$ cat design/flow/design.v
module fifo # (
	parameter DATA_WIDTH = 32,
	parameter DEPTH = 16,
	parameter LOG2DEPTH = 4
) (
	input clk,
	input reset_n,
	input i_flush,
	input [DATA_WIDTH-1:0] i_data,
	input i_write_enable,
	output o_full,
	output [DATA_WIDTH-1:0] o_data,
	input i_read_enable,
	output o_empty,
	output o_almost_empty
);
	reg [DATA_WIDTH-1:0] ram [0:DEPTH-1];
	reg [LOG2DEPTH-1:0] r_read_addr, r_write_addr;
	reg [LOG2DEPTH:0] r_count;
	wire w_enqueue, w_dequeue;
	assign w_dequeue = i_read_enable & !o_empty;
	assign w_enqueue = i_write_enable & (!o_full | i_read_enable);
	always @(posedge clk or negedge reset_n) begin
		if (!reset_n) begin
			r_write_addr <= 0;
		end else begin
			if (i_flush) begin
				r_write_addr <= 0;
			end else if (w_enqueue) begin
				if (r_write_addr == DEPTH-1) begin
					r_write_addr <= 0;
				end else begin
					r_write_addr <= r_write_addr + 1;
				end
			end
		end
	end
	integer  i;
	always @(posedge clk or negedge reset_n) begin
		if (!reset_n) begin
			for (i = 0; i < DEPTH; i = i + 1) begin
				ram[i] <= 0;
			end
		end else if (w_enqueue) begin
			ram[r_write_addr] <= i_data;
		end
	end
	always @(posedge clk or negedge reset_n) begin
		if (!reset_n) begin
			r_read_addr <= 0;
		end else begin
			if (i_flush) begin
				r_read_addr <= 0;
			end else if (w_dequeue) begin
				if (r_read_addr == DEPTH-1) begin
					r_read_addr <= 0;
				end else begin
					r_read_addr <= r_read_addr + 1;
				end
			end
		end
	end
	always @(posedge clk or negedge reset_n) begin
		if (!reset_n) begin
			r_count <= 0;
		end else begin
			if (i_flush) begin
				r_count <= 0;
			end else begin
				if (!o_full & i_write_enable & !w_dequeue) begin
					r_count <= r_count + 1;
				end else if (w_dequeue & !i_write_enable) begin
					r_count <= r_count - 1;
				end
			end
		end
	end
	assign o_full = (r_count == DEPTH);
	assign o_empty = (r_count == 0);
	assign o_almost_empty = (r_count <= 1);
	assign o_data = ~o_empty ? ram[r_read_addr] : 0;
endmodule
module command_control #(
	parameter RESET_CYCLES = 100
) (
	input wire clk,
	input wire reset_n,
	output wire [(32 - 1):0] o_addr,
	output wire [(32 - 1):0] o_write_data,
	output wire o_write_valid,
	input wire i_write_ready,
	input wire [(32 - 1):0] i_read_data,
	output wire o_read_req,
	input wire i_read_valid,
	input wire [((1 + 4 + 4 + 16) - 1):0] usb_flit_data,
	output wire [(8 - 1):0] o_response,
	input wire usb_rd_n,
	input wire usb_wr_n,
	input wire usb_ce_n,
	output wire usb_isout,
	output wire o_sw_reset_n
);
	wire w_parity;
	wire [4-1:0] w_flit_type;
	wire [4-1:0] w_flit_data_len;
	wire [16-1:0] w_flit_payload;
	assign {w_parity, w_flit_type, w_flit_data_len, w_flit_payload} = usb_flit_data;
	wire w_parity_error;
	assign w_parity_error = ^usb_flit_data != 0;
	reg [(32 - 1):0] r_addr;
	localparam STATE_W = 11;
	localparam STATE_WAIT_B = 0;
	localparam STATE_WAIT = 1 << STATE_WAIT_B;				 
	localparam STATE_READ_ADDR_B = 1;
	localparam STATE_READ_ADDR = 1 << STATE_READ_ADDR_B;	 
	localparam STATE_WAIT_READ_B = 2;
	localparam STATE_WAIT_READ = 1 << STATE_WAIT_READ_B;	 
	localparam STATE_SEND_READY_B = 3;
	localparam STATE_SEND_READY = 1 << STATE_SEND_READY_B;	 
	localparam STATE_SEND_DATA_B = 4;
	localparam STATE_SEND_DATA = 1 << STATE_SEND_DATA_B;	 
	localparam STATE_WRITE_ADDR_B = 5;
	localparam STATE_WRITE_ADDR = 1 << STATE_WRITE_ADDR_B;	 
	localparam STATE_WRITE_UPPER_B = 6;
	localparam STATE_WRITE_UPPER = 1 << STATE_WRITE_UPPER_B; 
	localparam STATE_WRITE_LOWER_B = 7;
	localparam STATE_WRITE_LOWER = 1 << STATE_WRITE_LOWER_B; 
	localparam STATE_SYNC_WRITE_B = 8;
	localparam STATE_SYNC_WRITE = 1 << STATE_SYNC_WRITE_B;	 
	localparam STATE_RESET_B = 9;
	localparam STATE_RESET = 1 << STATE_RESET_B;			 
	localparam STATE_RESPOND_B = 10;
	localparam STATE_RESPOND = 1 << STATE_RESPOND_B;		 
	reg [STATE_W-1:0] r_state;
	reg [(8 - 1):0] r_response;
	reg [16-1:0] r_recv_data_count;
	wire w_read_enable;
	wire w_write_enable;
	reg r_usb_ce_n;
	always @(posedge clk or negedge reset_n) begin
		if (!reset_n) begin
			r_usb_ce_n <= 1'b1;
		end else begin
			r_usb_ce_n <= usb_ce_n;
		end
	end
	assign w_read_enable = r_usb_ce_n == 1'b1 && usb_ce_n == 1'b0 && usb_rd_n == 1'b0;
	assign w_write_enable = r_usb_ce_n == 1'b1 && usb_ce_n == 1'b0 && usb_wr_n == 1'b0;
	reg [4-1:0] r_write_data_len;
	reg [(32 - 1):0] r_write_data;
	reg [16:0] r_write_data_count;
	wire w_write_buf_dequeue;
	reg r_write_buf_enqueue;
	wire w_write_buf_flush;
	wire w_write_buf_empty;
	wire [(32 - 1):0] w_write_buf_data;
	fifo write_buffer (
		.clk(clk),
		.reset_n(reset_n),
		.i_flush(w_write_buf_flush),
		.i_data(r_write_data),
		.i_write_enable(r_write_buf_enqueue),
		.o_full(),
		.o_data(w_write_buf_data),
		.i_read_enable(w_write_buf_dequeue),
		.o_empty(w_write_buf_empty),
		.o_almost_empty()
	);
	assign w_write_buf_dequeue = o_write_valid && i_write_ready;
	assign w_write_buf_flush = r_state[STATE_WAIT_B] && !w_write_buf_empty;
	reg [4-1:0] r_read_data_len;
	reg [16:0] r_read_data_count;
	reg r_read_buf_dequeue;
	wire w_read_buf_enqueue;
	wire w_read_buf_empty;
	wire [(32 - 1):0] w_read_buf_data;
	wire w_read_buf_flush;
	reg r_read_valid;  
	fifo read_buffer (
		.clk(clk),
		.reset_n(reset_n),
		.i_data(i_read_data),
		.i_write_enable(w_read_buf_enqueue),
		.i_flush(w_read_buf_flush),
		.o_full(),
		.o_data(w_read_buf_data),
		.i_read_enable(r_read_buf_dequeue),
		.o_empty(w_read_buf_empty),
		.o_almost_empty()
	);
	always @(posedge clk or negedge reset_n) begin
		if (!reset_n) begin
			r_read_valid <= 0;
		end else begin
			r_read_valid <= i_read_valid;
		end
	end
	assign w_read_buf_enqueue = r_state[STATE_WAIT_READ_B] && i_read_valid && r_read_data_count <= r_read_data_len;
	assign o_read_req = r_state[STATE_WAIT_READ_B] & !r_read_valid;
	assign w_read_buf_flush = r_state[STATE_WAIT_B] && !w_read_buf_empty;
	wire w_state_reset;
	assign w_state_reset = usb_flit_data[(1 + 4 + 4 + 16)-1:8] == 17'h0FF_FF && w_read_enable;
	localparam RESET_COUNT_W = $clog2(RESET_CYCLES);
	reg [RESET_COUNT_W-1:0] r_reset_count;
	always @(posedge clk or negedge reset_n) begin
		if (!reset_n) begin
			r_state <= STATE_WAIT;
			r_recv_data_count <= 0;
			r_write_data <= 0;
			r_read_data_len <= 0;
			r_write_data_len <= 0;
			r_addr <= 0;
			r_write_buf_enqueue <= 0;
			r_response <= 8'hff;
			r_reset_count <= 0;
		end else begin
			r_write_buf_enqueue <= 0;
			if (w_state_reset) begin
				r_state <= STATE_WAIT;
			end else begin
				case (r_state)
					STATE_WAIT: begin
						if (w_write_enable) begin
							if (w_parity_error) begin
								r_response <= 8'h01;
								r_state <= STATE_RESPOND;
							end else begin
								case (w_flit_type)
									4'h0: begin
										r_state <= STATE_READ_ADDR;
										r_read_data_len <= w_flit_data_len;
										r_addr <= {w_flit_payload, 16'h0000};
									end
									4'h2: begin
										r_state <= STATE_WRITE_ADDR;
										r_write_data_len <= w_flit_data_len;
										r_recv_data_count <= 0;
										r_addr <= {w_flit_payload, 16'h0000};
									end
									4'h6: begin
										r_state <= STATE_RESET;
										r_reset_count <= 0;
									end
									default: begin
										r_response <= 8'h02;
										r_state <= STATE_RESPOND;
									end
								endcase
							end
						end
					end
					STATE_READ_ADDR: begin
						if (w_write_enable) begin
							if (w_parity_error) begin
								r_response <= 8'h01;
								r_state <= STATE_RESPOND;
							end else if (w_flit_type == 4'h1) begin
								r_addr[(16 - 1):0] <= w_flit_payload;
								r_state <= STATE_WAIT_READ;
							end else begin
								r_response <= 8'h01;
								r_state <= STATE_RESPOND;
							end
						end
					end
					STATE_WRITE_ADDR: begin
						if (w_write_enable) begin
							if (w_parity_error) begin
								r_response <= 8'h01;
								r_state <= STATE_RESPOND;
							end else if (w_flit_type == 4'h3) begin
								r_addr[(16 - 1):0] <= w_flit_payload;
								r_state <= STATE_WRITE_UPPER;
							end else begin
								r_response <= 8'h02;
								r_state <= STATE_RESPOND;
							end
						end
					end
					STATE_WRITE_UPPER: begin
						if (w_write_enable) begin
							if (w_parity_error) begin
								r_response <= 8'h01;
								r_state <= STATE_RESPOND;
							end else if (w_flit_type == 4'h4) begin
								r_state <= STATE_WRITE_LOWER;
								r_write_data <= {w_flit_payload, 16'h0000};
							end else begin
								r_response <= 8'h02;
								r_state <= STATE_RESPOND;
							end
						end
					end
					STATE_WRITE_LOWER: begin
						if (w_write_enable) begin
							if (w_parity_error) begin
								r_response <= 8'h01;
								r_state <= STATE_RESPOND;
							end else if (w_flit_type == 4'h5) begin
								r_write_data[(16 - 1):0] <= w_flit_payload;
								r_write_buf_enqueue <= 1;
								if (r_recv_data_count == r_write_data_len) begin
									r_state <= STATE_SYNC_WRITE;
								end else begin
									r_recv_data_count <= r_recv_data_count + 1;
									r_state <= STATE_WRITE_UPPER;
								end
							end else begin
								r_response <= 8'h02;
								r_state <= STATE_RESPOND;
							end
						end
					end
					STATE_SYNC_WRITE: begin
						if (w_write_buf_empty && !r_write_buf_enqueue) begin
							r_response <= 8'h00;
							r_state <= STATE_RESPOND;
						end
					end
					STATE_WAIT_READ: begin
						if (r_read_data_count == r_read_data_len + 1) begin
							r_state <= STATE_SEND_READY;
						end
					end
					STATE_SEND_READY: begin
						if (w_read_enable) begin
							r_state <= STATE_SEND_DATA;
						end
					end
					STATE_SEND_DATA: begin
						if (w_read_buf_empty) begin
							r_response <= 8'h00;
							r_state <= STATE_RESPOND;
						end
					end
					STATE_RESET: begin
						if (r_reset_count == RESET_CYCLES) begin
							r_state <= STATE_RESPOND;
							r_response <= 8'h00;
						end else begin
							r_reset_count <= r_reset_count + 1;
						end
					end
					STATE_RESPOND: begin
						if (w_read_enable) begin
							r_state <= STATE_WAIT;
						end
					end
				endcase
			end
		end
	end
	always @(posedge clk or negedge reset_n) begin
		if (!reset_n) begin
			r_read_data_count <= 0;
		end else begin
			if (r_state[STATE_READ_ADDR_B]) begin
				r_read_data_count <= 0;
			end else if (r_state[STATE_WAIT_READ_B] && r_read_data_count <= r_read_data_len) begin
				if (i_read_valid) begin
					r_read_data_count <= r_read_data_count + 1;
				end
			end
		end
	end
	always @(posedge clk or negedge reset_n) begin
		if (!reset_n) begin
			r_write_data_count <= 0;
		end else begin
			if (r_state[STATE_WRITE_ADDR_B]) begin
				r_write_data_count <= 0;
			end else if (w_write_buf_dequeue) begin
				r_write_data_count <= r_write_data_count + 1;
			end
		end
	end
	reg [1:0] r_byte_count;
	always @(posedge clk or negedge reset_n) begin
		if (!reset_n) begin
			r_byte_count <= 0;
			r_read_buf_dequeue <= 0;
		end else begin
			r_read_buf_dequeue <= 0;
			if (r_state[STATE_SEND_DATA_B]) begin
				if (w_read_enable) begin
					if (r_byte_count == 3) begin
						r_byte_count <= 0;
						r_read_buf_dequeue <= 1;
					end else begin
						r_byte_count <= r_byte_count + 1;
					end
				end
			end
		end
	end
	reg [(8 - 1):0] r_response_out;
	reg [1:0] r_isout_pipe;
	always @(posedge clk or negedge reset_n) begin
		if (!reset_n) begin
			r_response_out <= 8'hff;
			r_isout_pipe <= 0;
		end else begin
			r_isout_pipe <= {r_isout_pipe[0], (usb_ce_n == 1'b0 && usb_rd_n == 1'b0)};
			if (w_read_enable) begin
				case (r_state)
					STATE_SEND_READY: begin
						r_response_out <= 8'h03;
					end
					STATE_SEND_DATA: begin
						r_response_out <= w_read_buf_data[r_byte_count * 8 +: 8];
					end
					STATE_RESPOND: begin
						r_response_out <= r_response;
					end
					default: begin
						r_response_out <= 8'hff;
					end
				endcase
			end
		end
	end
	assign o_response = r_response_out;
	assign usb_isout = r_isout_pipe[1];
	assign o_addr = (r_state[STATE_WAIT_READ_B]) ? r_addr + (r_read_data_count * 4) :
					(o_write_valid) ? r_addr + (r_write_data_count * 4) : 0;
	assign o_write_data = w_write_buf_data;
	assign o_write_valid = (r_state[STATE_WRITE_UPPER_B] || r_state[STATE_WRITE_LOWER_B] ||
							r_state[STATE_SYNC_WRITE_B]) && !w_write_buf_empty;
	assign o_sw_reset_n = r_state[STATE_RESET_B] ? 1'b0 : 1'b1;
endmodule
`timescale 1 ns / 1 ps
	module usb_interface_v1_0_M00_AXI #
	(
		parameter  C_M_START_DATA_VALUE	= 32'h00000000,
		parameter  C_M_TARGET_SLAVE_BASE_ADDR	= 32'h00000000,
		parameter integer C_M_AXI_ADDR_WIDTH	= 32,
		parameter integer C_M_AXI_DATA_WIDTH	= 32,
		parameter integer C_M_TRANSACTIONS_NUM	= 4
	)
	(
		input wire [(32 - 1):0] i_addr,
		input wire [(32 - 1):0] i_write_data,
		input wire i_write_valid,
		output wire o_write_ready,
		output wire [(32 - 1):0] o_read_data,
		input wire i_read_req,
		output wire o_read_data_valid,
		input wire  M_AXI_ACLK,
		input wire  M_AXI_ARESETN,
		output wire [C_M_AXI_ADDR_WIDTH-1 : 0] M_AXI_AWADDR,
		output wire [2 : 0] M_AXI_AWPROT,
		output wire  M_AXI_AWVALID,
		input wire  M_AXI_AWREADY,
		output wire [C_M_AXI_DATA_WIDTH-1 : 0] M_AXI_WDATA,
		output wire [C_M_AXI_DATA_WIDTH/8-1 : 0] M_AXI_WSTRB,
		output wire  M_AXI_WVALID,
		input wire  M_AXI_WREADY,
		input wire [1 : 0] M_AXI_BRESP,
		input wire  M_AXI_BVALID,
		output wire  M_AXI_BREADY,
		output wire [C_M_AXI_ADDR_WIDTH-1 : 0] M_AXI_ARADDR,
		output wire [2 : 0] M_AXI_ARPROT,
		output wire  M_AXI_ARVALID,
		input wire  M_AXI_ARREADY,
		input wire [C_M_AXI_DATA_WIDTH-1 : 0] M_AXI_RDATA,
		input wire [1 : 0] M_AXI_RRESP,
		input wire  M_AXI_RVALID,
		output wire  M_AXI_RREADY
	);
	reg r_axi_awvalid, r_axi_wvalid, r_axi_bready;
	reg r_axi_arvalid, r_axi_rready;
	reg [C_M_AXI_ADDR_WIDTH-1 : 0] 	r_axi_awaddr;
	reg [C_M_AXI_DATA_WIDTH-1 : 0] 	r_axi_wdata;
	reg [C_M_AXI_ADDR_WIDTH-1 : 0] 	r_axi_araddr;
	reg [C_M_AXI_DATA_WIDTH-1 : 0] r_read_data;
	reg r_rvalid;
	reg r_read_req, r_read_req_delayed;
	reg r_write_valid, r_write_valid_delayed;
	reg r_axi_awready, r_axi_wready;
	wire w_raise_read_req;
	wire w_raise_write_valid;
	assign w_raise_read_req = r_read_req && ~r_read_req_delayed;
	assign w_raise_write_valid = r_write_valid && ~r_write_valid_delayed;
	assign M_AXI_AWADDR	= C_M_TARGET_SLAVE_BASE_ADDR + r_axi_awaddr;
	assign M_AXI_WDATA	= r_axi_wdata;
	assign M_AXI_AWPROT	= 3'b000;
	assign M_AXI_AWVALID	= r_axi_awvalid;
	assign M_AXI_WVALID	= r_axi_wvalid;
	assign M_AXI_WSTRB	= 4'b1111;
	assign M_AXI_BREADY	= r_axi_bready;
	assign M_AXI_ARADDR	= C_M_TARGET_SLAVE_BASE_ADDR + r_axi_araddr;
	assign M_AXI_ARVALID	= r_axi_arvalid;
	assign M_AXI_ARPROT	= 3'b001;
	assign M_AXI_RREADY = i_read_req;
	assign o_write_ready = r_axi_awready && r_axi_wready;
	assign o_read_data_valid = r_rvalid;
	assign o_read_data = r_read_data;
	always @(posedge M_AXI_ACLK) begin
		if (M_AXI_ARESETN == 0) begin
			r_read_req <= 0;
			r_read_req_delayed <= 0;
			r_write_valid <= 0;
			r_write_valid_delayed <= 0;
		end else begin
			r_read_req <= i_read_req;
			r_read_req_delayed <= r_read_req;
			r_write_valid <= i_write_valid;
			r_write_valid_delayed <= r_write_valid;
		end
	end
	always @(posedge M_AXI_ACLK) begin
		if (M_AXI_ARESETN == 0) begin
			r_axi_awvalid <= 1'b0;
		end else begin
			if (w_raise_write_valid) begin
				r_axi_awvalid <= 1'b1;
			end else if (M_AXI_AWREADY && r_axi_awvalid) begin
				r_axi_awvalid <= 1'b0;
			end
		end
	end
	always @(posedge M_AXI_ACLK) begin
		if (M_AXI_ARESETN == 0) begin
			r_axi_wvalid <= 1'b0;
		end else if (w_raise_write_valid) begin
			r_axi_wvalid <= 1'b1;
 		end else if (M_AXI_WREADY && r_axi_wvalid) begin
			r_axi_wvalid <= 1'b0;
		end
	end
	always @(posedge M_AXI_ACLK) begin
		if (M_AXI_ARESETN == 0) begin
			r_axi_awready <= 1'b0;
			r_axi_wready <= 1'b0;
		end else begin
			if (r_axi_awready && r_axi_wready) begin
				r_axi_awready <= 1'b0;
				r_axi_wready <= 1'b0;
			end else begin
				if (M_AXI_AWREADY) begin
					r_axi_awready <= 1'b1;
				end
				if (M_AXI_WREADY) begin
					r_axi_wready <= 1'b1;
				end
			end
		end
	end
	always @(posedge M_AXI_ACLK) begin
		if (M_AXI_ARESETN == 0) begin
			r_axi_bready <= 1'b0;
		end else if (M_AXI_BVALID && ~r_axi_bready) begin
			r_axi_bready <= 1'b1;
		end else if (r_axi_bready) begin
			r_axi_bready <= 1'b0;
		end
	end
	always @(posedge M_AXI_ACLK) begin
		if (M_AXI_ARESETN == 0) begin
			r_axi_arvalid <= 1'b0;
		end else if (w_raise_read_req) begin
			r_axi_arvalid <= 1'b1;
		end	else if (M_AXI_ARREADY && r_axi_arvalid) begin
				r_axi_arvalid <= 1'b0;
		end
	end
	always @(posedge M_AXI_ACLK) begin
		if (M_AXI_ARESETN == 0) begin
			r_read_data <= 0;
			r_rvalid <= 0;
		end else begin
			r_rvalid <= M_AXI_RVALID;
			if (M_AXI_RVALID) begin
				r_read_data <= M_AXI_RDATA;
			end
		end
	end
	always @(posedge M_AXI_ACLK) begin
		if (M_AXI_ARESETN == 0) begin
			r_axi_awaddr <= 0;
		end else if (w_raise_write_valid) begin
			r_axi_awaddr <= i_addr;
		end
	end
	always @(posedge M_AXI_ACLK) begin
		if (M_AXI_ARESETN == 0) begin
			r_axi_wdata <= C_M_START_DATA_VALUE;
		end else if (w_raise_write_valid) begin
			r_axi_wdata <= i_write_data;
		end
	end
	always @(posedge M_AXI_ACLK) begin
		if (M_AXI_ARESETN == 0) begin
			r_axi_araddr <= 0;
		end else if (w_raise_read_req) begin
			r_axi_araddr <= i_addr;
		end
	end
endmodule
`timescale 1 ns / 1 ps
module usb_interface_v1_0 #
(
	parameter RESET_CYCLES = 100,
	parameter  C_M00_AXI_START_DATA_VALUE	= 32'h00000000,
	parameter  C_M00_AXI_TARGET_SLAVE_BASE_ADDR	= 32'h00000000,
	parameter integer C_M00_AXI_ADDR_WIDTH	= 32,
	parameter integer C_M00_AXI_DATA_WIDTH	= 32,
	parameter integer C_M00_AXI_TRANSACTIONS_NUM	= 4
) (
	input wire [(8 - 1):0] usb_data_in,
	output wire [(8 - 1):0] usb_data_out,
	output wire usb_data_oe,
	input wire [(1 + 4 + 4 + 16)-8-1:0] usb_addr,
	input wire usb_rd_n,
	input wire usb_wr_n,
	input wire usb_ce_n,
	output wire sw_reset_n,
	input wire  m00_axi_aclk,
	input wire  m00_axi_aresetn,
	output wire [C_M00_AXI_ADDR_WIDTH-1 : 0] m00_axi_awaddr,
	output wire [2 : 0] m00_axi_awprot,
	output wire  m00_axi_awvalid,
	input wire  m00_axi_awready,
	output wire [C_M00_AXI_DATA_WIDTH-1 : 0] m00_axi_wdata,
	output wire [C_M00_AXI_DATA_WIDTH/8-1 : 0] m00_axi_wstrb,
	output wire  m00_axi_wvalid,
	input wire  m00_axi_wready,
	input wire [1 : 0] m00_axi_bresp,
	input wire  m00_axi_bvalid,
	output wire  m00_axi_bready,
	output wire [C_M00_AXI_ADDR_WIDTH-1 : 0] m00_axi_araddr,
	output wire [2 : 0] m00_axi_arprot,
	output wire  m00_axi_arvalid,
	input wire  m00_axi_arready,
	input wire [C_M00_AXI_DATA_WIDTH-1 : 0] m00_axi_rdata,
	input wire [1 : 0] m00_axi_rresp,
	input wire  m00_axi_rvalid,
	output wire  m00_axi_rready
);
	wire [(32 - 1):0] w_addr_from_usb;
	wire [(32 - 1):0] w_usb_write_data;
	wire w_usb_write_valid;
	wire w_usb_write_ready;
	wire [(32 - 1):0] w_usb_read_data;
	wire w_usb_read_req;
	wire w_usb_read_valid;
	wire w_is_output;
	wire [(8 - 1):0] w_usb_in_data;
	wire [(8 - 1):0] w_usb_out_data;
	usb_interface_v1_0_M00_AXI # (
		.C_M_START_DATA_VALUE(C_M00_AXI_START_DATA_VALUE),
		.C_M_TARGET_SLAVE_BASE_ADDR(C_M00_AXI_TARGET_SLAVE_BASE_ADDR),
		.C_M_AXI_ADDR_WIDTH(C_M00_AXI_ADDR_WIDTH),
		.C_M_AXI_DATA_WIDTH(C_M00_AXI_DATA_WIDTH),
		.C_M_TRANSACTIONS_NUM(C_M00_AXI_TRANSACTIONS_NUM)
	) usb_interface_v1_0_M00_AXI_inst (
		.i_addr(w_addr_from_usb),
		.i_write_data(w_usb_write_data),
		.i_write_valid(w_usb_write_valid),
		.o_write_ready(w_usb_write_ready),
		.o_read_data(w_usb_read_data),
		.i_read_req(w_usb_read_req),
		.o_read_data_valid(w_usb_read_valid),
		.M_AXI_ACLK(m00_axi_aclk),
		.M_AXI_ARESETN(m00_axi_aresetn),
		.M_AXI_AWADDR(m00_axi_awaddr),
		.M_AXI_AWPROT(m00_axi_awprot),
		.M_AXI_AWVALID(m00_axi_awvalid),
		.M_AXI_AWREADY(m00_axi_awready),
		.M_AXI_WDATA(m00_axi_wdata),
		.M_AXI_WSTRB(m00_axi_wstrb),
		.M_AXI_WVALID(m00_axi_wvalid),
		.M_AXI_WREADY(m00_axi_wready),
		.M_AXI_BRESP(m00_axi_bresp),
		.M_AXI_BVALID(m00_axi_bvalid),
		.M_AXI_BREADY(m00_axi_bready),
		.M_AXI_ARADDR(m00_axi_araddr),
		.M_AXI_ARPROT(m00_axi_arprot),
		.M_AXI_ARVALID(m00_axi_arvalid),
		.M_AXI_ARREADY(m00_axi_arready),
		.M_AXI_RDATA(m00_axi_rdata),
		.M_AXI_RRESP(m00_axi_rresp),
		.M_AXI_RVALID(m00_axi_rvalid),
		.M_AXI_RREADY(m00_axi_rready)
	);
	assign w_usb_in_data = usb_data_in;
	assign usb_data_out = w_usb_out_data;
	assign usb_data_oe = w_is_output;
	command_control #(
		.RESET_CYCLES(RESET_CYCLES)
	) command_control_inst (
		.clk(m00_axi_aclk),
		.reset_n(m00_axi_aresetn),
		.o_addr(w_addr_from_usb),
		.o_write_data(w_usb_write_data),
		.o_write_valid(w_usb_write_valid),
		.i_write_ready(w_usb_write_ready),
		.i_read_data(w_usb_read_data),
		.o_read_req(w_usb_read_req),
		.i_read_valid(w_usb_read_valid),
		.o_sw_reset_n(sw_reset_n),
		.o_response(w_usb_out_data),
		.usb_rd_n(usb_rd_n),
		.usb_wr_n(usb_wr_n),
		.usb_ce_n(usb_ce_n),
		.usb_flit_data({usb_addr, w_usb_in_data}),
		.usb_isout(w_is_output)
	);
endmodule
$ cat design/flow/config.mk
export PLATFORM = sky130hd
export DESIGN_NAME = usb_interface_v1_0
export DESIGN_NICKNAME = usb_interface_v1_0
export VERILOG_FILES = /design/flow/design.v
export SDC_FILE = /design/flow/constraint.sdc
export NUM_CORES = 4
export LEC_CHECK = 0
export CAP_MARGIN = 40
export CORE_MARGIN = 2
export CORE_UTILIZATION = 72
export CTS_CLUSTER_DIAMETER = 92
export CTS_CLUSTER_SIZE = 13
export PLACE_DENSITY = 0.79
export SETUP_SLACK_MARGIN = 0.15
export SLEW_MARGIN = 20
$ cat design/flow/constraint.sdc
create_clock -name core_clock -period 4.27 [get_ports {m00_axi_aclk}]
set_input_delay 0.8540 -clock core_clock [delete_from_list [all_inputs] [get_ports {m00_axi_aclk}]]
set_output_delay 0.8540 -clock core_clock [all_outputs]
set_load 0.01 [all_outputs]
$ cat design/flow/run.sh
#!/bin/bash
# the make line also repeats each setting of config.mk as NAME=value (left out here)
make -C /OpenROAD-flow-scripts/flow DESIGN_CONFIG=/design/flow/config.mk WORK_HOME=/design/flow/orfs CLKGATE_MAP_FILE= finish
==> Changelog: implementation, run 1 <==
### Implementation results

- Run status: finished clean
- Routed via count: around 45000
- Distinct lib cells: 92
- # IOs: about 190
- Largest cells by area after synthesis: dfrtp_1, mux2_2, dfxtp_1, a22oi_1, clkbuf_1
- Area leader share: 48.5%
- TritonRoute pass-1 iters: 6
- Setup crit end kind: flop
- Seq share, synth: 53.5%
- Synth warn: 4
- Adder Area Share: 1.77%
- Worst flop-to-flop path startpoint: command_control_inst.read_buffer.r_read_addr[1]
- Seq pwr: 14.7 mW
- Layout Utilization: 80.8%
- # rows: approximately 110
- Final Setup Violations: 0
- Hpwl dp: between 100 and 150 mm
- # Cells Yosys: 5125
- Pre-CTS WS: 0.0345 ns
- Max incr delay on CP: 0.59 ns
- Leak: 32.2 nW
- Logic pwr share: between 10% and 20%
- TNS Setup: 0 ns
- Final hold violations: 0
- Data arrival time of the worst path: 4.41 ns
- Delay-heaviest family, CP: simple AND/OR/NAND/NOR gates
- Post-route ant nets: 0
- # DRC: 0
- Clock share of power: 35.1%
- Simple-Gate Area Share: 7.92%
- Placed Area: 65400 µm²
- Worst Max-Slew Pin Slew: a little over 1 ns
- Slowest stage cell, crit path: or4_1
- Mapped Cells: 5125
- CTS buffer count: between 100 and 150
- Crit path buf inv count: 2
- Clk latency late pin: 0.71 ns
- Ao+oa area frac: 11.6%
- Largest net degree at the start of global routing: 177
- Period minus WS final: approximately 3.8 ns
- Critical path depth: 11
- Diodes inserted: 0
- Top cell type by total area after synthesis: dfrtp_1
- Int Pwr: 20.7 mW
- Fillers: between 5000 and 6000
- IO buf count: 177
- Post-Syn Area: 61700 µm²
- CTS Buffer Depth: 3
- Mux area share: 20.6%
- Total gr overflow: 0
- GPL Wtd Cong: 0.950
- CTS Hold Buffers Added: 0
- Clock net power: 9.76 mW
- Sequential share of power: 52.7%
- Post-synth EDFFs: 0
- Layout area overhead: 11.3%
- First-pass GRT wire length: 277 mm
- Die Area: 88100 µm²
- Core Footprint: 85000 µm²
- Pwr/cell area: 405 nW/µm²
- Slack of the critical path: 0.502 ns
- Switching Fraction: between 20% and 30%
- Vias in the first global route: about 45000
- Flop-to-flop setup slack: between 0.5 and 0.6 ns
- Fmax: 265 MHz
- Kind of critical path: reg -> reg
- Top pwr grp: sequential cells
- CTS sink count: about 1300
- Via density: 7.00
- Clock Pin Slew Worst Setup and Hold Paths: around 0.070 ns
- Final net count: 5361
- Sequence of cells on the critical path: inv_1 -> ha_1 -> or4_1 -> nor2_2 -> buf_4 -> a221o_1 -> nor3_1 -> nor3_1 -> nor3_1 -> a311o_1 -> a21oi_1
- Initial antenna violation count: 0
- Req. time, crit path: 4.91 ns
- Critical R2R Capture: command_control_inst.r_response_out[0]
- Clk_skew: approximately 0.021 ns
- Cts repair resizes: 0
- FF+latch count, synth: 1348
- Post-CTS repair timing setup buffer count: 0
- FFs w/ async S/R, synth: roughly 90%
- Root buffer cell: clkbuf_16
- Avg WL per Cell: roughly 28 µm
- Critical path peak fanout: 13
- Combinational power: 3.38 mW
- Drt total wl: 181 mm
- Post-synth top cells: dfrtp_1, mux2_2, clkbuf_1, a22oi_1, nand2_1
- RSZ-0062 raised after global routing: false
- Final Power: 27.8 mW
- Cycle use final: 88.3%
- Total GRT Usage: 41.0%
- Die Y: roughly 300 µm
- Tool warnings: between 60 and 70
- Dominant combinational family: multiplexers
- Die Span X: 297 µm
- Cell mode on critical path: nor3_1
- CP Capture Point: command_control_inst.r_response_out[0]
- Rel. slew slack: 31.5%
- CP startpoint kind: flop
- Reg2Reg Depth: 11
- Most frequent cell after synthesis: dfrtp_1
- H-tree level count: 3
- FP Util: 72.6%
- CTS tree: done
- Worst Hold Class: in -> async
- CP startpoint: command_control_inst.read_buffer.r_read_addr[1]
- P_sw: 7.14 mW
- Xor/xnor share: 1.30%
- Top FF cell, synth: dfrtp_1
- Slew Limit Fails: 0
- Syn avg cell area: 12.0 µm²
- Chip Area, Yosys: 61700 µm²
- Max-cap violation count: 0
- DR iter-0 viols: around 4800
- Final standard cell area without fillers: approximately 69000 µm²
- Worst vdd ir: 421 µV
[final cells by class]
cell class	instances	area (µm²)	area share (%)
clock buffers	203	3210	4.67
flip-flops and latches	1348	33100	48.1
well taps	1144	1430	2.08
multi-input cells	3279	26900	39.1
clock inverters	6	96.3	0.140
repair buffers	390	3760	5.47
inverters	73	277	0.402
[routing by layer]
layer / global-route usage [%] / part of all wire [%] / up-vias
met5: 0 / 0 / -
li1: - / - / 19100
met1: 54.0 / 38 / 23000
met3: 6.52 / 8.2 / 685
met2: 65.5 / 47 / 2342
met4: 23.4 / 6.6 / 0
[per-stage QoR]
step | instances | hold slack [ns]
after floorplan | 5133 | 0.331
after global placement | 6229 | 0.332
after detailed placement | 6233 | 0.350
after CTS | 6442 | 0.0713
after global routing | 6443 | 0.0788
final | 6443 | 0.0717
==> run 2: changes to the inputs <==
- CAP_MARGIN: 40 -> 30
- CORE_ASPECT_RATIO: unset -> 0.71
- CTS_CLUSTER_DIAMETER: 92 -> 377
- CTS_CLUSTER_SIZE: 13 -> 14
- GPL_ROUTABILITY_DRIVEN: unset -> 1
- HOLD_SLACK_MARGIN: unset -> 0.3
- PLACE_DENSITY: 0.79 -> 0.64
- SETUP_SLACK_MARGIN: 0.15 -> unset
- SLEW_MARGIN: 20 -> 10
- clock period: 4.27 -> 3.05 ns (I/O delays scaled with it)
==> Changelog: implementation, run 2 <==
### Implementation results

- Run status: failed layout checks (was finished clean)
- Layout check failures: negative setup slack
- FF+latch count, synth: 1348 (unchanged)
- Slowest stage cell, crit path: dfrtp_1 (was or4_1)
- Worst vdd ir: 585 µV (was 421 µV)
- Post-synth EDFFs: 0 (unchanged)
- CP startpoint kind: flop (unchanged)
- Top FF cell, synth: dfrtp_1 (unchanged)
- WL met2: 85.8 mm (was 85.1 mm)
- Metal1 wirelength: 79.6 mm (was 69.0 mm)
- Setup crit end kind: flop (unchanged)
- Combinational power: 5.90 mW (was 3.38 mW)
- Slack of the critical path: -0.144 ns (was 0.502 ns)
- Final net count: 5613 (was 5361)
- Clk_skew: 0.0442 ns (was 0.0205 ns)
- P_sw: 10.8 mW (was 7.14 mW)
- Data arrival time of the worst path: 3.82 ns (was 4.41 ns)
- # Cells Yosys: 5125 (unchanged)
- Drt total wl: 207 mm (was 181 mm)
- CTS Buffer Depth: 3 (unchanged)
- Top pwr grp: sequential cells (unchanged)
- Clk latency late pin: 0.75 ns (was 0.71 ns)
- Total GRT Usage: 43.9% (was 41.0%)
- CTS sink count: 1348 (unchanged)
- Fillers: 4413 (was 5178)
- Critical path depth: 13 (was 11)
- Worst Hold Class: in -> async (unchanged)
- Die Y: 251 µm (was 297 µm)
- Distinct lib cells: 92 (unchanged)
- Die Span X: 352 µm (was 297 µm)
- Critical path peak fanout: 7 (was 13)
- Post-route ant nets: 0 (unchanged)
- Largest cells by area after synthesis: dfrtp_1, mux2_2, dfxtp_1, a22oi_1, clkbuf_1 (unchanged)
- Top cell type by total area after synthesis: dfrtp_1 (unchanged)
- Int Pwr: 29.0 mW (was 20.7 mW)
- # rows: 90 (was 107)
- DR iter-0 viols: 7465 (was 4755)
- TritonRoute pass-1 iters: 6 (unchanged)
- DR top layer: met5 (was met4)
- Period minus WS final: 3.19 ns (was 3.77 ns)
- Mux area share: 20.6% (unchanged)
- Tool warnings: 67 (was 62)
- Seq pwr: 20.6 mW (was 14.7 mW)
- CTS tree: done (unchanged)
- Hpwl dp: 124 mm (was 112 mm)
- Die Area: 88100 µm² (about the same)
- Syn avg cell area: 12.0 µm² (unchanged)
- Final Setup Violations: 338 (was 0)
- Sequence of cells on the critical path: inv_2 -> ha_4 -> nor2b_1 -> o21a_1 -> o21a_1 -> o21a_1 -> buf_4 -> a311oi_4 -> buf_6 -> buf_4 -> and3_4 -> clkbuf_16 -> mux2_2 (was inv_1 -> ha_1 -> or4_1 -> nor2_2 -> buf_4 -> a221o_1 -> nor3_1 -> nor3_1 -> nor3_1 -> a311o_1 -> a21oi_1)
- CP startpoint: command_control_inst.r_read_data_len[1] (was command_control_inst.read_buffer.r_read_addr[1])
- Final standard cell area without fillers: 72500 µm² (was 68700 µm²)
- Cell mode on critical path: o21a_1 (was nor3_1)
- Initial antenna violation count: 5 (was 0)
- Seq share, synth: 53.5% (unchanged)
- Via density: 7.24 (was 7.00)
- Root buffer cell: clkbuf_16 (unchanged)
- Avg WL per Cell: 30.9 µm (was 28.1 µm)
- Post-synth top cells: dfrtp_1, mux2_2, clkbuf_1, a22oi_1, nand2_1 (unchanged)
- IO buf count: 177 (unchanged)
- # IOs: 192 (unchanged)
- CTS buffer count: 106 (was 113)
- Sequential share of power: 51.7% (was 52.7%)
- Reg2Reg Depth: 13 (was 11)
- Routed wl met3: 32.0 mm (was 14.8 mm)
- RSZ-0062 raised after global routing: true (was false)
- Chip Area, Yosys: 61700 µm² (unchanged)
- Routed via count: 48500 (was 45100)
- Final hold violations: 0 (unchanged)
- Pwr/cell area: 549 nW/µm² (was 405 nW/µm²)
- Dominant combinational family: multiplexers (unchanged)
- H-tree level count: 3 (unchanged)
- Area leader share: 48.5% (unchanged)
- GPL Wtd Cong: 0.964 (was 0.950)
- Hold WS: 0.366 ns (was 0.0717 ns)
- Mapped Cells: 5125 (unchanged)
- Max-cap violation count: 0 (unchanged)
- FP Util: 72.7% (was 72.6%)
- Most frequent cell after synthesis: dfrtp_1 (unchanged)
- Clock Pin Slew Worst Setup and Hold Paths: 0.07 ns (about the same)
- Post-Syn Area: 61700 µm² (unchanged)
- Clock share of power: 33.4% (was 35.1%)
- Xor/xnor share: 1.30% (unchanged)
- Rel. slew slack: 32.2% (was 31.5%)
- Max incr delay on CP: 0.39 ns (was 0.59 ns)
- Clock net power: 13.3 mW (was 9.76 mW)
- Kind of critical path: reg -> reg (unchanged)
- Slew Limit Fails: 0 (unchanged)
- Logic pwr share: 14.8% (was 12.2%)
- First-pass GRT wire length: 290 mm (was 277 mm)
- Vias in the first global route: 46600 (was 45400)
- Flop-to-flop setup slack: -0.14 ns (was 0.50 ns)
- Synth warn: 4 (unchanged)
- Ao+oa area frac: 11.6% (unchanged)
- Leak: 33.9 nW (was 32.2 nW)
- Largest net degree at the start of global routing: 163 (was 177)
- Total gr overflow: 0 (unchanged)
- Req. time, crit path: 3.67 ns (was 4.91 ns)
- Layout Utilization: 85.4% (was 80.8%)
- Simple-Gate Area Share: 7.92% (unchanged)
- CP Capture Point: command_control_inst.read_buffer.ram[7][22] (was command_control_inst.r_response_out[0])
- Fmax: 313 MHz (was 265 MHz)
- Pre-CTS WS: -0.792 ns (was 0.0345 ns)
- Adder Area Share: 1.77% (unchanged)
- FFs w/ async S/R, synth: 89.7% (unchanged)
- # DRC: 0 (unchanged)
- Crit path buf inv count: 5 (was 2)
- Worst Max-Slew Pin Slew: 1.02 ns (was 1.03 ns)
- Layout area overhead: 17.4% (was 11.3%)
- Delay-heaviest family, CP: buffers and inverters (was simple AND/OR/NAND/NOR gates)
- Worst flop-to-flop path startpoint: command_control_inst.r_read_data_len[1] (was command_control_inst.read_buffer.r_read_addr[1])
- Core Footprint: 84900 µm² (was 85000 µm²)
- Switching Fraction: 27.1% (was 25.7%)
- Cycle use final: 105% (was 88.3%)
- Critical R2R Capture: command_control_inst.read_buffer.ram[7][22] (was command_control_inst.r_response_out[0])
- Final Power: 39.8 mW (was 27.8 mW)
- Placed Area: 67500 µm² (was 65400 µm²)
-- run 2: repair_timing --
| item | 4_1_cts | 5_1_grt |
|---|---|---|
| resized | 22 | 140 |
| hold buffers | 1 | 0 |
| pin swaps | 8 | 29 |
| cloned | 0 | 39 |
| buffers inserted | 1 | 29 |
| setup endpoints to repair | 269 | 704 |
| hold endpoints to repair | 465 | 0 |
-- run 2: routing by layer --
metal / GRT usage (%) / up-vias
met5: 0 / -
met4: 15.0 / 6
met2: 61.4 / 3786
met3: 14.1 / 784
li1: - / 19600
met1: 65.0 / 24400
-- run 2: area by class of cell --
type                    count  area, µm²  share of cell area [%]
repair buffers            649       7160                    9.87
clock inverters             6        126                   0.174
inverters                  73        279                   0.385
clock buffers             193       3000                    4.14
flip-flops and latches   1348      33100                    45.6
multi-input cells        3279      27400                    37.8
well taps                1150       1440                    1.99
diodes                      7       17.5                  0.0242
-- run 2: through the flow --
stage | TNS (ns) | std cells
finish | -16.19 | 6705
global route | -40.82 | 6699
CTS | -0.121 | 6629
detailed placement | -71.15 | 6428
global placement | -65.95 | 6427
floorplan | -0.279 | 5133
==> run 3: changes to the inputs <==
- CAP_MARGIN: 30 -> 10
- CORE_ASPECT_RATIO: 0.71 -> unset
- CTS_CLUSTER_DIAMETER: 377 -> 313
- CTS_CLUSTER_SIZE: 14 -> 40
- GPL_ROUTABILITY_DRIVEN: 1 -> unset
- HOLD_SLACK_MARGIN: 0.3 -> 0.26
- SETUP_SLACK_MARGIN: unset -> 0.43
- SLEW_MARGIN: 10 -> 20
==> Changelog: implementation, run 3 <==
### Implementation results

- Pre-CTS WS: -0.686 ns (was -0.792 ns)
- Mux area share: 20.6% (unchanged)
- # Cells Yosys: 5125 (unchanged)
- Xor/xnor share: 1.30% (unchanged)
- Ao+oa area frac: 11.6% (unchanged)
- Post-Syn Area: 61700 µm² (unchanged)
- Run status: did not finish (was failed layout checks)
- H-tree level count: 2 (was 3)
- Largest cells by area after synthesis: dfrtp_1, mux2_2, dfxtp_1, a22oi_1, clkbuf_1 (unchanged)
- Post-synth EDFFs: 0 (unchanged)
- Dominant combinational family: multiplexers (unchanged)
- FFs w/ async S/R, synth: 89.7% (unchanged)
- CTS buffer count: 39 (was 106)
- Syn avg cell area: 12.0 µm² (unchanged)
- # IOs: 192 (unchanged)
- Seq share, synth: 53.5% (unchanged)
- Hpwl dp: 123 mm (was 124 mm)
- Most frequent cell after synthesis: dfrtp_1 (unchanged)
- Adder Area Share: 1.77% (unchanged)
- Synth warn: 4 (unchanged)
- FP Util: 72.6% (was 72.7%)
- Top cell type by total area after synthesis: dfrtp_1 (unchanged)
- Die Span X: 297 µm (was 352 µm)
- Simple-Gate Area Share: 7.92% (unchanged)
- Area leader share: 48.5% (unchanged)
- Chip Area, Yosys: 61700 µm² (unchanged)
- Stopping stage: global routing (5_1_grt)
- Mapped Cells: 5125 (unchanged)
- GPL Wtd Cong: 0.940 (was 0.964)
- Root buffer cell: clkbuf_16 (unchanged)
- IO buf count: 177 (unchanged)
- Die Y: 297 µm (was 251 µm)
- Die Area: 88100 µm² (about the same)
- Post-synth top cells: dfrtp_1, mux2_2, clkbuf_1, a22oi_1, nand2_1 (unchanged)
- Distinct lib cells: 92 (unchanged)
- DP Cell Count: 6416 (was 6428)
- Core Footprint: 85000 µm² (was 84900 µm²)
- Top FF cell, synth: dfrtp_1 (unchanged)
- FF+latch count, synth: 1348 (unchanged)
- CTS sink count: 1348 (unchanged)
- # rows: 107 (was 90)
- CTS Buffer Depth: 3 (unchanged)
-- run 3: repair_timing --
action,in CTS
hold endpoints to repair,25
resized,332
gates cloned,35
setup buffers,51
hold buffers,1
pin swaps,20
setup endpoints to repair,1199
-- run 3: per-stage QoR --
step	cell area [µm²]	hold WS [ns]
floorplan	62300	0.314
global placement	68000	0.333
detailed placement	68000	0.336
CTS	71800	0.368
==> run 4: changes to the inputs <==
- CAP_MARGIN: 10 -> 20
- CELL_PAD_IN_SITES_DETAIL_PLACEMENT: unset -> 0
- CELL_PAD_IN_SITES_GLOBAL_PLACEMENT: unset -> 0
- CORE_MARGIN: 2 -> 9
- CORE_UTILIZATION: 72 -> 32
- CTS_CLUSTER_DIAMETER: 313 -> unset
- CTS_CLUSTER_SIZE: 40 -> 53
- GPL_ROUTABILITY_DRIVEN: unset -> 1
- HOLD_SLACK_MARGIN: 0.26 -> unset
- MAX_ROUTING_LAYER: unset -> met5
- PLACE_DENSITY: 0.64 -> unset
- PLACE_DENSITY_LB_ADDON: unset -> 0.03
- SETUP_SLACK_MARGIN: 0.43 -> unset
- TNS_END_PERCENT: unset -> 65
- clock period: 3.05 -> 3.26 ns (I/O delays scaled with it)
==> Changelog: implementation, run 4 <==
### Implementation results

- Layout Utilization: 39.5%
- Rel. slew slack: 30.2%
- Worst flop-to-flop path startpoint: command_control_inst.read_buffer.r_read_addr[0]
- Mux area share: 20.6% (unchanged)
- # rows: 160 (was 107)
- Tool warnings: 61
- Top pwr grp: sequential cells
- # DRC: 0
- Cell mode on critical path: buf_4
- # Cells Yosys: 5125 (unchanged)
- Sequence of cells on the critical path: ha_2 -> buf_4 -> nor3b_2 -> buf_4 -> buf_4 -> buf_4 -> a22o_1 -> a21oi_1 -> nand4_1 -> o221ai_1 -> a311o_1 -> a21oi_1
- Critical path peak fanout: 6
- GPL Wtd Cong: 0.823 (was 0.940)
- Post-synth top cells: dfrtp_1, mux2_2, clkbuf_1, a22oi_1, nand2_1 (unchanged)
- Kind of critical path: reg -> reg
- Die Area: 209000 µm² (was 88100 µm²)
- P_sw: 11.2 mW
- Final hold violations: 0
- Distinct lib cells: 92 (unchanged)
- Clock Pin Slew Worst Setup and Hold Paths: 0.06 ns
- Synth warn: 4 (unchanged)
- Clock share of power: 43.4%
- Delay-heaviest family, CP: AND-OR/OR-AND gates
- Pwr/cell area: roughly 570 nW/µm²
- Req. time, crit path: 4.01 ns
- Hold Startpoint: command_control_inst.r_isout_pipe[0]
- IO buf count: 177 (unchanged)
- CP startpoint kind: flop
- Setup crit end kind: flop
- TritonRoute pass-1 iters: 5
- FF+latch count, synth: 1348 (unchanged)
- Vias in the first global route: 46000
- WHS Endpoint: command_control_inst.r_isout_pipe[1]
- Hold WS: between 0.3 and 0.4 ns
- Largest cells by area after synthesis: dfrtp_1, mux2_2, dfxtp_1, a22oi_1, clkbuf_1 (unchanged)
- Die Y: 457 µm (was 297 µm)
- Clk_skew: 0.0341 ns
- Reg2Reg Depth: 12
- Crit path buf inv count: 4
- Hold depth: 0
- Fillers: around 18000
- CTS buffer count: 162 (was 39)
- First-pass GRT wire length: 343 mm
- Sequential share of power: 44.8%
- Total gr overflow: 0
- Critical R2R Capture: command_control_inst.r_response_out[0]
- Flop-to-flop setup slack: 0.08 ns
- Data arrival time of the worst path: 3.93 ns
- Ao+oa area frac: 11.6% (unchanged)
- Routed via count: 44500
- Max incr delay on CP: between 0.5 and 0.6 ns
- Critical path depth: 12
- CP startpoint: command_control_inst.read_buffer.r_read_addr[0]
- Logic pwr share: around an eighth
- Worst Hold Class: reg -> reg
- Layout area overhead: 22.3%
- Area leader share: 48.5% (unchanged)
- H-tree level count: 4 (was 2)
- Top FF cell, synth: dfrtp_1 (unchanged)
- Syn avg cell area: 12.0 µm² (unchanged)
- Final net count: 5650
- Total GRT Usage: a little over a fifth
- Initial antenna violation count: 5
- Xor/xnor share: 1.30% (unchanged)
- Worst Max-Slew Pin Slew: roughly 1.0 ns
- Root buffer cell: clkbuf_16 (unchanged)
- FP Util: 32.3% (was 72.6%)
- Worst vdd ir: 409 µV
- Post-route ant nets: 0
- Core Footprint: 191000 µm² (was 85000 µm²)
- Int Pwr: 31.5 mW
- Adder Area Share: 1.77% (unchanged)
- Seq share, synth: 53.5% (unchanged)
- Simple-Gate Area Share: 7.92% (unchanged)
- Chip Area, Yosys: 61700 µm² (unchanged)
- Switching Fraction: 26.3%
- FFs w/ async S/R, synth: 89.7% (unchanged)
- Avg WL per Cell: 28.7 µm
- Mapped Cells: 5125 (unchanged)
- Drt total wl: 234 mm
- CP Capture Point: command_control_inst.r_response_out[0]
- Die Span X: 457 µm (was 297 µm)
- Combinational power: 5.05 mW
- Top cell type by total area after synthesis: dfrtp_1 (unchanged)
- Largest net degree at the start of global routing: between 150 and 200
- CTS sink count: 1348 (unchanged)
- Fmax: approximately 310 MHz
- Period minus WS final: between 3 and 4 ns
- Run status: finished clean (was did not finish)
- CTS tree: done
- DR iter-0 viols: 3244
- Cycle use final: 97.5%
- Max-cap violation count: 0
- Leak: 34.8 nW
- Via density: 5.46
- Dominant combinational family: multiplexers (unchanged)
- Post-synth EDFFs: 0 (unchanged)
- # IOs: 192 (unchanged)
- Clock net power: about 19 mW
- Clk latency late pin: between 0.8 and 0.9 ns
- Post-Syn Area: 61700 µm² (unchanged)
- Slowest stage cell, crit path: o221ai_1
- Hpwl dp: 155 mm (was 123 mm)
- RSZ-0062 raised after global routing: true
- CTS Buffer Depth: 3 (unchanged)
- Final Setup Violations: 0
- Seq pwr: 19.2 mW
- Most frequent cell after synthesis: dfrtp_1 (unchanged)
- Slew Limit Fails: 0
[run 4: timing repair]
action                                 in CTS  in global routing
gates resized                              13                 28
hold buffers                                1                  0
pin swaps                                   2                 12
endpoints found under the hold margin      30                  0
setup buffers                               2                  8
setup endpoints to repair                   6                 67
[run 4: area by class of cell]
| class | instances | area [µm²] | share of cell area, % |
|---|---|---|---|
| sequential | 1348 | 33100 | 43.8 |
| antenna | 3 | 7.51 | 0.00995 |
| clock buffer | 260 | 4900 | 6.49 |
| multi-input combinational | 3279 | 27000 | 35.8 |
| timing repair buffer | 630 | 6490 | 8.60 |
| tap | 2511 | 3140 | 4.16 |
| inverter | 73 | 283 | 0.375 |
| clock inverter | 43 | 549 | 0.728 |
[run 4: metrics by stage]
step                setup slack, ns  total power, mW  setup TNS, ns  std cells  area [µm²]
floorplan                   -0.0164             22.1        -0.0543       5133       61800
global placement             -0.660             24.4         -48.61       7830       69800
detailed placement           -0.729             24.4         -51.18       7830       69800
CTS                         -0.0155             43.3        -0.0155       8136       75300
global route                -0.0650             44.6         -0.112       8147       75500
finish                       0.0808             42.7              0       8147       75500
[run 4: metal layers]
layer,wire length [µm],vias up,track usage [%]
li1,-,19700,-
met1,114000,23700,31.8
met2,107000,893,34.9
met3,8390,233,2.67
met4,3900,0,4.85
met5,0,-,0
==> run 5: changes to the inputs <==
- CELL_PAD_IN_SITES_DETAIL_PLACEMENT: 0 -> unset
- CELL_PAD_IN_SITES_GLOBAL_PLACEMENT: 0 -> unset
- CORE_MARGIN: 9 -> 2
- CORE_UTILIZATION: 32 -> 61
- CTS_CLUSTER_SIZE: 53 -> unset
- GPL_ROUTABILITY_DRIVEN: 1 -> unset
- MAX_ROUTING_LAYER: met5 -> unset
- PLACE_DENSITY: unset -> 0.6
- PLACE_DENSITY_LB_ADDON: 0.03 -> unset
- TNS_END_PERCENT: 65 -> unset
- clock period: 3.26 -> 3.83 ns (I/O delays scaled with it)
==> Changelog: implementation, run 5 <==
### Implementation results

- Reg2Reg Depth: 11 (was 12)
- Critical path depth: 4 (was 12)
- Post-Syn Area: 61700 µm² (unchanged)
- Clock Pin Slew Worst Setup and Hold Paths: 0.07 ns (was 0.06 ns)
- Die Area: 104000 µm² (was 209000 µm²)
- Synth warn: 4 (unchanged)
- Leak: 33.1 nW (was 34.8 nW)
- DR iter-0 viols: 4189 (was 3244)
- Core Footprint: 100000 µm² (was 191000 µm²)
- Top pwr grp: sequential cells (unchanged)
- WHS Endpoint: command_control_inst.r_isout_pipe[1] (unchanged)
- # Cells Yosys: 5125 (unchanged)
- Post-CTS repair timing setup buffer count: 0 (was 2)
- RSZ-0062 raised after global routing: false (was true)
- Clock net power: 13.7 mW (was 18.5 mW)
- Post-route ant nets: 0 (unchanged)
- CP Capture Point: m00_axi_rready (was command_control_inst.r_response_out[0])
- Fmax: 267 MHz
- Cts repair resizes: 0 (was 13)
- DP Cell Count: 6419 (was 7830)
- Setup crit end kind: output pin (was flop)
- Via density: 6.64 (was 5.46)
- Hold depth: 0 (unchanged)
- Chip Area, Yosys: 61700 µm² (unchanged)
- Vias in the first global route: 44500 (was 46000)
- Syn avg cell area: 12.0 µm² (unchanged)
- CTS tree: done (unchanged)
- Slew Limit Fails: 0 (unchanged)
- Hold Startpoint: command_control_inst.r_isout_pipe[0] (unchanged)
- Top FF cell, synth: dfrtp_1 (unchanged)
- Final Setup Violations: 0 (unchanged)
- First-pass GRT wire length: 283 mm (was 343 mm)
- Worst flop-to-flop path startpoint: command_control_inst.read_buffer.r_read_addr[0] (unchanged)
- Drt total wl: 187 mm (was 234 mm)
- Delay-heaviest family, CP: buffers and inverters (was AND-OR/OR-AND gates)
- CTS buffer count: 141 (was 162)
- Worst Max-Slew Pin Slew: 1.20 ns (was 1.05 ns)
- Max-cap violation count: 0 (unchanged)
- FFs w/ async S/R, synth: 89.7% (unchanged)
- Adder Area Share: 1.77% (unchanged)
- Die Span X: 322 µm (was 457 µm)
- Dominant combinational family: multiplexers (unchanged)
- Worst vdd ir: 457 µV (was 409 µV)
- IO buf count: 177 (unchanged)
- # DRC: 0 (unchanged)
- Distinct lib cells: 92 (unchanged)
- Ao+oa area frac: 11.6% (unchanged)
- Die Y: 322 µm (was 457 µm)
- P_sw: 8.46 mW (was 11.2 mW)
- Root buffer cell: clkbuf_16 (unchanged)
- Clk_skew: 0.0320 ns (was 0.0341 ns)
- Run status: finished clean (unchanged)
- TritonRoute pass-1 iters: 5 (unchanged)
- Avg WL per Cell: 28.1 µm (was 28.7 µm)
- Logic pwr share: 11.4% (was 11.8%)
- FP Util: 61.6% (was 32.3%)
- Largest cells by area after synthesis: dfrtp_1, mux2_2, dfxtp_1, a22oi_1, clkbuf_1 (unchanged)
- Rel. slew slack: 20.2% (was 30.2%)
- Sequence of cells on the critical path: buf_4 -> inv_1 -> nor2_1 -> clkdlybuf4s50_1 (was ha_2 -> buf_4 -> nor3b_2 -> buf_4 -> buf_4 -> buf_4 -> a22o_1 -> a21oi_1 -> nand4_1 -> o221ai_1 -> a311o_1 -> a21oi_1)
- Data arrival time of the worst path: 2.98 ns (was 3.93 ns)
- Switching Fraction: 25.0% (was 26.3%)
- Largest net degree at the start of global routing: 187 (was 153)
- Critical path peak fanout: 56 (was 6)
- Seq pwr: 16.3 mW (was 19.2 mW)
- Simple-Gate Area Share: 7.92% (unchanged)
- CTS sink count: 1348 (unchanged)
- Layout area overhead: 14.5% (was 22.3%)
- Final net count: 5421 (was 5650)
- Kind of critical path: reg -> out (was reg -> reg)
- Period minus WS final: about 3.8 ns
- # rows: 116 (was 160)
- Combinational power: 3.87 mW (was 5.05 mW)
- GPL Wtd Cong: 0.903 (was 0.823)
- Most frequent cell after synthesis: dfrtp_1 (unchanged)
- Mapped Cells: 5125 (unchanged)
- Xor/xnor share: 1.30% (unchanged)
- Clock share of power: 40.4% (was 43.4%)
- Post-synth top cells: dfrtp_1, mux2_2, clkbuf_1, a22oi_1, nand2_1 (unchanged)
- # IOs: 192 (unchanged)
- Req. time, crit path: 3.06 ns (was 4.01 ns)
- TNS Setup: 0 ns (unchanged)
- CTS Buffer Depth: 3 (unchanged)
- H-tree level count: 4 (unchanged)
- Crit path buf inv count: 3 (was 4)
- Routed via count: 44400 (was 44500)
- FF+latch count, synth: 1348 (unchanged)
- Initial antenna violation count: 5 (unchanged)
- Worst Hold Class: reg -> reg (unchanged)
- Int Pwr: 25.4 mW (was 31.5 mW)
- Clk latency late pin: 0.76 ns (was 0.83 ns)
- Sequential share of power: 48.2% (was 44.8%)
- Total GRT Usage: 36.4% (was 21.9%)
- Final hold violations: 0 (unchanged)
- Post-synth EDFFs: 0 (unchanged)
- Cell Count, Final, Fillers Out: 6678 (was 8147)
- Max incr delay on CP: 0.61 ns (was 0.55 ns)
- Total gr overflow: 0 (unchanged)
- Critical R2R Capture: command_control_inst.r_response_out[2] (was command_control_inst.r_response_out[0])
- Tool warnings: 73 (was 61)
- Pwr/cell area: 479 nW/µm² (was 566 nW/µm²)
- Slowest stage cell, crit path: clkdlybuf4s50_1 (was o221ai_1)
- Mux area share: 20.6% (unchanged)
- Hpwl dp: 117 mm (was 155 mm)
- Top cell type by total area after synthesis: dfrtp_1 (unchanged)
- Area leader share: 48.5% (unchanged)
- Cycle use final: 97.9% (was 97.5%)
- Flop-to-flop setup slack: 0.35 ns (was 0.08 ns)
- Seq share, synth: 53.5% (unchanged)
- CP startpoint kind: flop (unchanged)
- CP startpoint: command_control_inst.r_state[2] (was command_control_inst.read_buffer.r_read_addr[0])
## run 5: per-stage QoR
step / power (mW) / hold WS [ns] / util, % / area (µm²) / worst slack (ns)
floorplan: 18.8 / 0.331 / - / 61800 / 0.198
global placement: 20.2 / 0.358 / 66.0 / 66100 / -0.133
detailed placement: 20.4 / 0.355 / 66.0 / 66100 / -0.151
CTS: 34.0 / 0.365 / 70.6 / 70700 / 0.0953
global route: 35.1 / 0.379 / 70.6 / 70700 / 0.00691
finish: 33.9 / 0.362 / 70.6 / 70700 / 0.0797
## run 5: what timing repair did
action	4_1_cts	5_1_grt
hold endpoints to repair	9	0
setup endpoints to repair	0	0
hold buffers	1	0
## run 5: layout make-up
type | instances | area (µm²)
fillers | 7173 | 29500
clock buffers | 211 | 4120
repair buffers | 422 | 4220
multi-input cells | 3279 | 26900
inverters | 73 | 277
well taps | 1298 | 1620
diodes | 3 | 7.51
clock inverters | 44 | 477
flip-flops and latches | 1348 | 33100
## run 5: per-layer routing
| metal | track usage [%] | vias to the layer above | share of wire [%] |
|---|---|---|---|
| met5 | 0 | - | 0.011 |
| met1 | 50.9 | 22900 | 43 |
| met3 | 5.79 | 430 | 7.0 |
| met2 | 56.9 | 1790 | 46 |
| li1 | - | 19200 | - |
| met4 | 15.5 | 4 | 4.2 |
==> run 6: changes to the inputs <==
- CAP_MARGIN: 20 -> 15
- CORE_UTILIZATION: 61 -> 70
- CTS_CLUSTER_SIZE: unset -> 37
- HOLD_SLACK_MARGIN: unset -> -0.05
- SETUP_SLACK_MARGIN: unset -> 0.4
- clock period: 3.83 -> 3.14 ns (I/O delays scaled with it)
==> Changelog: implementation, run 6 <==
### Implementation results

- Run status: failed layout checks (was finished clean)
- Layout check failures: negative setup slack
- Combinational power: 6.77 mW (was 3.87 mW)
- Seq pwr: 20.4 mW (was 16.3 mW)
- Clock net power: 17.1 mW (was 13.7 mW)
- Adder Area Share: 1.77% (unchanged)
- CTS buffer count: 137 (was 141)
- CTS tree: done (unchanged)
- Leak: 35.5 nW (was 33.1 nW)
- Worst Hold Class: reg -> reg (unchanged)
- Worst flop-to-flop path startpoint: command_control_inst.read_buffer.r_read_addr[1] (was command_control_inst.read_buffer.r_read_addr[0])
- Final standard cell area without fillers: 76500 µm² (was 70700 µm²)
- Die Area: 90600 µm² (was 104000 µm²)
- Top pwr grp: sequential cells (unchanged)
- FFs w/ async S/R, synth: 89.7% (unchanged)
- Clock share of power: 38.6% (was 40.4%)
- Dominant combinational family: multiplexers (unchanged)
- Simple-Gate Area Share: 7.92% (unchanged)
- Layout area overhead: 24.0% (was 14.5%)
- # Cells Yosys: 5125 (unchanged)
- Post-route ant nets: 0 (unchanged)
- Syn avg cell area: 12.0 µm² (unchanged)
- Drt total wl: 241 mm (was 187 mm)
- DR iter-0 viols: 7819 (was 4189)
- Hpwl dp: 122 mm (was 117 mm)
- Die Span X: 301 µm (was 322 µm)
- CP startpoint: command_control_inst.read_buffer.r_read_addr[1] (was command_control_inst.r_state[2])
- Cell mode on critical path: buf_4
- FF+latch count, synth: 1348 (unchanged)
- Fmax: roughly 280 MHz
- CP startpoint kind: flop (unchanged)
- Synth warn: 4 (unchanged)
- WHS Endpoint: command_control_inst.r_isout_pipe[1] (unchanged)
- Root buffer cell: clkbuf_16 (unchanged)
- CTS Buffer Depth: 3 (unchanged)
- Flop-to-flop setup slack: -0.43 ns (was 0.35 ns)
- Clock Pin Slew Worst Setup and Hold Paths: 0.07 ns (about the same)
- Hold depth: 0 (unchanged)
- GPL Wtd Cong: 0.932 (was 0.903)
- First-pass GRT wire length: 313 mm (was 283 mm)
- Period minus WS final: 3.57 ns
- # DRC: 0 (unchanged)
- Pwr/cell area: 578 nW/µm² (was 479 nW/µm²)
- TNS Setup: -12.62 ns (was 0 ns)
- Data arrival time of the worst path: 4.28 ns (was 2.98 ns)
- Layout Utilization: 88.0% (was 70.6%)
- Avg WL per Cell: 35.4 µm (was 28.1 µm)
- Initial antenna violation count: 10 (was 5)
- Routed via count: 51300 (was 44400)
- Critical path peak fanout: 6 (was 56)
- Distinct lib cells: 92 (unchanged)
- CTS sink count: 1348 (unchanged)
- Mapped Cells: 5125 (unchanged)
- Seq share, synth: 53.5% (unchanged)
- Delay-heaviest family, CP: AND-OR/OR-AND gates (was buffers and inverters)
- Clk latency late pin: 0.80 ns (was 0.76 ns)
- Post-synth top cells: dfrtp_1, mux2_2, clkbuf_1, a22oi_1, nand2_1 (unchanged)
- Slew Limit Fails: 0 (unchanged)
- P_sw: 12.3 mW (was 8.46 mW)
- Pre-CTS WS: -0.813 ns (was -0.151 ns)
- Max-cap violation count: 0 (unchanged)
- CP Capture Point: command_control_inst.r_response_out[7] (was m00_axi_rready)
- Cell Count, Final, Fillers Out: 6796 (was 6678)
- Final Power: 44.2 mW (was 33.9 mW)
- H-tree level count: 4 (unchanged)
- Rel. slew slack: 25.4% (was 20.2%)
- IO buf count: 177 (unchanged)
- Int Pwr: 31.9 mW (was 25.4 mW)
- Slowest stage cell, crit path: o22ai_1 (was clkdlybuf4s50_1)
- Cycle use final: 114% (was 97.9%)
- Tool warnings: 67 (was 73)
- Worst vdd ir: 609 µV (was 457 µV)
- Die Y: 301 µm (was 322 µm)
- Req. time, crit path: 3.86 ns (was 3.06 ns)
- Setup crit end kind: flop (was output pin)
- Worst Max-Slew Pin Slew: 1.12 ns (was 1.20 ns)
- TritonRoute pass-1 iters: 10 (was 5)
- Clk_skew: 0.0324 ns (was 0.0320 ns)
- FP Util: 70.9% (was 61.6%)
- Core Footprint: 87000 µm² (was 100000 µm²)
- Critical path depth: 12 (was 4)
- Total gr overflow: 0 (unchanged)
- Sequential share of power: 46.0% (was 48.2%)
- Vias in the first global route: 49700 (was 44500)
- Area leader share: 48.5% (unchanged)
- Via density: 7.54 (was 6.64)
- Slack of the critical path: -0.425 ns (was 0.0797 ns)
- Critical R2R Capture: command_control_inst.r_response_out[7] (was command_control_inst.r_response_out[2])
- Hold Startpoint: command_control_inst.r_isout_pipe[0] (unchanged)
- Xor/xnor share: 1.30% (unchanged)
- Ao+oa area frac: 11.6% (unchanged)
- Largest net degree at the start of global routing: 166 (was 187)
- Sequence of cells on the critical path: buf_6 -> ha_4 -> buf_12 -> and3b_1 -> buf_4 -> a222oi_1 -> nand3_1 -> o22ai_1 -> o211ai_1 -> buf_4 -> a31oi_4 -> nor2_1 (was buf_4 -> inv_1 -> nor2_1 -> clkdlybuf4s50_1)
- Largest cells by area after synthesis: dfrtp_1, mux2_2, dfxtp_1, a22oi_1, clkbuf_1 (unchanged)
- Logic pwr share: 15.3% (was 11.4%)
- # rows: 108 (was 116)
- Switching Fraction: 27.9% (was 25.0%)
- Hold WS: 0.381 ns (was 0.362 ns)
- Max incr delay on CP: 0.68 ns (was 0.61 ns)
- Chip Area, Yosys: 61700 µm² (unchanged)
- Kind of critical path: reg -> reg (was reg -> out)
- Post-Syn Area: 61700 µm² (unchanged)
- Total GRT Usage: 46.4% (was 36.4%)
- Placed Area: 67300 µm² (was 66100 µm²)
- Final Setup Violations: 230 (was 0)
- Final hold violations: 0 (unchanged)
- Mux area share: 20.6% (unchanged)
- Top FF cell, synth: dfrtp_1 (unchanged)
- Final net count: 5676 (was 5421)
- Reg2Reg Depth: 12 (was 11)
- RSZ-0062 raised after global routing: true (was false)
- Most frequent cell after synthesis: dfrtp_1 (unchanged)
- Post-synth EDFFs: 0 (unchanged)
- # IOs: 192 (unchanged)
- Top cell type by total area after synthesis: dfrtp_1 (unchanged)
- DP Cell Count: 6384 (was 6419)
- Crit path buf inv count: 4 (was 3)
run 6: metal layers:
metal	GRT usage (%)	vias to the layer above	wire length (µm)
li1	-	19700	-
met1	56.7	25200	78000
met2	72.2	4482	104000
met3	10.6	1847	31900
met4	35.5	17	26700
met5	0	-	247
run 6: repair_timing:
| action | 4_1_cts | 5_1_grt |
|---|---|---|
| setup endpoints to repair | 1083 | 1099 |
| cloned | 22 | 28 |
| pin swaps | 67 | 17 |
| resized | 297 | 311 |
| hold buffers | 1 | 0 |
| setup buffers | 85 | 16 |
| hold endpoints to repair | 13 | 0 |
run 6: cell type report:
type	count	area, µm²
sequential	1348	33100
timing repair buffer	679	7860
multi-input combinational	3281	29300
clock inverter	55	657
tap	1155	1450
clock buffer	200	3960
fill	3719	10500
inverter	73	280
antenna	5	12.5
Power figures rest on the tool's default switching activity, not on a simulated workload.
